==> job 7601 <==
==> flow/design.v <==
`timescale 1ns / 1ps
module SimpleCPU(clk, rst, data_fromRAM, wrEn, addr_toRAM, data_toRAM, pCounter);
parameter SIZE = 10;
input clk, rst;
input wire [31:0] data_fromRAM;
output reg wrEn;
output reg [SIZE-1:0] addr_toRAM;
output reg [31:0] data_toRAM;
output reg [SIZE-1:0] pCounter;
reg [ 3:0] opcode, opcodeNext;
reg [13:0] operand1, operand2, operand1Next, operand2Next;
reg [SIZE-1:0]   pCounterNext;
reg [31:0] num1, num2, num1Next, num2Next;
reg [ 3:0] state, stateNext;
always @(posedge clk)begin
	state    <= stateNext;
	pCounter <= pCounterNext;
	opcode   <= opcodeNext;
	operand1 <= operand1Next;
	operand2 <= operand2Next;
	num1     <= num1Next;
	num2     <= num2Next;
end
always @*begin
	stateNext    = state;
	pCounterNext = pCounter;
	opcodeNext   = opcode;
	operand1Next = operand1;
	operand2Next = operand2;
	num1Next     = num1;
	num2Next     = num2;
	addr_toRAM   = 0;
	wrEn         = 0;
	data_toRAM   = 0;
if(rst)
	begin
	stateNext    = 0;
	pCounterNext = 0;
	opcodeNext   = 0;
	operand1Next = 0;
	operand2Next = 0;
	num1Next     = 0;
	num2Next     = 0;
	addr_toRAM   = 0;
	wrEn         = 0;
	data_toRAM   = 0;
	end
else 
	case(state)                       
		0: begin											 
			pCounterNext = pCounter;
			opcodeNext   = opcode;
			operand1Next = 0;
			operand2Next = 0;
			addr_toRAM   = pCounter;
			num2Next     = 0;
			wrEn         = 0;
			data_toRAM   = 0;
			stateNext    = 1;
		end 
		1:begin                    
			pCounterNext = pCounter;
			opcodeNext   = {data_fromRAM[28], data_fromRAM[31:29]};
			operand1Next = data_fromRAM[27:14];
			operand2Next = data_fromRAM[13:0];
			addr_toRAM   = operand1Next;
			num1Next     = data_fromRAM;
			wrEn         = 0;
			data_toRAM   = 0;
			if( {data_fromRAM[28], data_fromRAM[31:29]} == 4'b0101 ) 	begin
				stateNext = 5;
				addr_toRAM = data_fromRAM[13:0];
				num1Next = operand1;
			end
			else if( {data_fromRAM[28], data_fromRAM[31:29]} == 4'b1101 ) 	begin
				stateNext = 6;
				addr_toRAM = data_fromRAM[27:14];
				num1Next = operand1;
			end
			else if(data_fromRAM[28] == 0 )  
				stateNext = 2;  
			else 
				stateNext = 3;
		end
		2: begin          
			pCounterNext = pCounter;
			opcodeNext   = opcode;
			operand1Next = operand1;
			operand2Next = operand2;
			addr_toRAM   = operand2;
			num1Next     = data_fromRAM;
			wrEn         = 0;
			data_toRAM   = operand2;
			stateNext = 3;
		end
		3: begin            
			pCounterNext = pCounter + 1;
			opcodeNext = opcode;
			operand1Next = operand1;
			operand2Next = operand2;
			addr_toRAM = operand1;
			num1Next = num1;
			wrEn = 1;
			stateNext = 0;
			case(opcode)                       
				4'b0000: data_toRAM = num1Next + data_fromRAM;  
				4'b1000: data_toRAM = data_fromRAM + operand2;  
				4'b0001: data_toRAM = ~(num1Next & data_fromRAM);  
				4'b1001: data_toRAM = ~(data_fromRAM & operand2);  
				4'b0010: begin 
					if(data_fromRAM < 32)
						data_toRAM = num1 >> data_fromRAM; 
					else
						data_toRAM = num1 << (data_fromRAM - 32); 
				end
				4'b1010: begin 
					if(operand2 < 32)
						data_toRAM = data_fromRAM >> operand2; 
					else
						data_toRAM = data_fromRAM << (operand2 - 32); 
				end
				4'b0011: data_toRAM = num1Next < data_fromRAM;  
				4'b1011: data_toRAM = data_fromRAM < operand2;  
				4'b0100: data_toRAM = data_fromRAM;  
				4'b1100: data_toRAM = operand2;  
				4'b0101: begin 
					data_toRAM = data_fromRAM;
					addr_toRAM = operand1;
					wrEn = 1;
				end
				4'b1101: begin  
					num2Next = data_fromRAM;
					addr_toRAM = num2;
					data_toRAM = data_fromRAM;
					wrEn = 1;
				end
				4'b0110: begin  
					if(data_fromRAM == 0)
						pCounterNext = num1;
					else
						pCounterNext = pCounter + 1;
					wrEn = 0;
				end
				4'b1110: begin
					pCounterNext = data_fromRAM + operand2;  
					wrEn = 0;
				end
				4'b0111: data_toRAM = num1Next * data_fromRAM;  
				4'b1111: data_toRAM = data_fromRAM * operand2;  
			endcase 
		end
		4:begin                    
			pCounterNext = pCounter + 1;
			opcodeNext   = 4'b0100;
			operand1Next = operand1;
			operand2Next = operand2;
			data_toRAM	 = num2;
			wrEn         = 1; 
			stateNext 	 = 0; 
			if(opcode == 4'b0101)
				addr_toRAM   = operand1;
			else if (opcode == 4'b1101)
				addr_toRAM   = num1 ;
		end
		5: begin      
			pCounterNext = pCounter;
			opcodeNext   = opcode;
			operand1Next = operand1;
			operand2Next = operand2;
			addr_toRAM   = data_fromRAM;
			num1Next     = data_fromRAM;
			wrEn         = 0;
			data_toRAM   = operand2;
			stateNext = 3;
		end
		6: begin      
			pCounterNext = pCounter;
			opcodeNext   = opcode;
			operand1Next = operand1;
			operand2Next = operand2;
			addr_toRAM   = data_fromRAM;
			num1Next     = data_fromRAM;
			num2Next     = data_fromRAM;
			wrEn         = 0;
			data_toRAM   = operand2;
			stateNext = 2;
		end
		default: begin
			stateNext    = 0;
			pCounterNext = 0;
			opcodeNext   = 0;
			operand1Next = 0;
			operand2Next = 0;
			num1Next     = 0;
			num2Next     = 0;
			addr_toRAM   = 0;
			wrEn         = 0;
			data_toRAM   = 0;
		end
	endcase
end
endmodule
==> flow/run.sh <==
#!/bin/bash
# the make line also repeats each setting of config.mk as NAME=value (left out here)
make -C /OpenROAD-flow-scripts/flow DESIGN_CONFIG=/design/flow/config.mk WORK_HOME=/design/flow/orfs CLKGATE_MAP_FILE= finish
==> flow/config.mk <==
export PLATFORM = sky130hd
export DESIGN_NAME = SimpleCPU
export DESIGN_NICKNAME = SimpleCPU
export VERILOG_FILES = /design/flow/design.v
export SDC_FILE = /design/flow/constraint.sdc
export NUM_CORES = 4
export LEC_CHECK = 0
export ABC_AREA = 1
export CAP_MARGIN = 35
export CORE_ASPECT_RATIO = 0.56
export CORE_MARGIN = 2
export CORE_UTILIZATION = 40
export CTS_CLUSTER_DIAMETER = 59
export GPL_TIMING_DRIVEN = 0
export MAX_ROUTING_LAYER = met4
export SETUP_SLACK_MARGIN = 0.4
export SLEW_MARGIN = 20
export TNS_END_PERCENT = 100
==> flow/constraint.sdc <==
create_clock -name core_clock -period 9.11 [get_ports {clk}]
set_input_delay 1.8220 -clock core_clock [delete_from_list [all_inputs] [get_ports {clk}]]
set_output_delay 1.8220 -clock core_clock [all_outputs]
set_load 0.01 [all_outputs]
==> job 1079: changes against job 7601 <==
- ABC_AREA: 1 -> unset
- CAP_MARGIN: 35 -> 10
- CORE_ASPECT_RATIO: 0.56 -> unset
- CORE_UTILIZATION: 40 -> 72
- CTS_CLUSTER_DIAMETER: 59 -> 105
- CTS_CLUSTER_SIZE: unset -> 65
- GPL_TIMING_DRIVEN: 0 -> unset
- PLACE_DENSITY_LB_ADDON: unset -> 0.01
- SETUP_SLACK_MARGIN: 0.4 -> 1.07
- TNS_END_PERCENT: 100 -> unset
==> flow/constraint.sdc (replaced) <==
create_clock -name core_clock -period 11.3 [get_ports {clk}]
set_input_delay 2.2600 -clock core_clock [delete_from_list [all_inputs] [get_ports {clk}]]
set_output_delay 2.2600 -clock core_clock [all_outputs]
set_load 0.01 [all_outputs]
==> comparison table <==
| item | job 7601 | job 1079 |
|---|---|---|
| Outcome | finished with violations | did not finish |
| Failing step | - | global routing (5_1_grt) |
| Layout check failures | setup timing | - |
| Placed insts | 8133 | 6323 |
| Count of buffers added by post-CTS timing repair for setup | 164 | 59 |
| Post-synthesis share of cell area spent on xor and xnor gates | 2.528% | 3.744% |
| Post-place instance area | 0.04726 mm2 | 0.04620 mm2 |
| Yosys stat chip area | 0.04331 mm2 | 0.04141 mm2 |
| Buffers added on ports | 85 | 86 |
| Fraction of the core area occupied by cells at floorplan | 40.27% | 73.15% |
| Distinct cells, synth | 65 | 89 |
| # rows | 90 | 87 |
| Final weighted congestion in routability-driven placement | 1.159 | 1.332 |
| Compound-cell area share of the yosys netlist | 12.98% | 15.89% |
| Number of gates resized after CTS | 1002 | 469 |
| Library cell with the highest instance count after synthesis | sky130_fd_sc_hd__nand2_1 | sky130_fd_sc_hd__inv_1 |
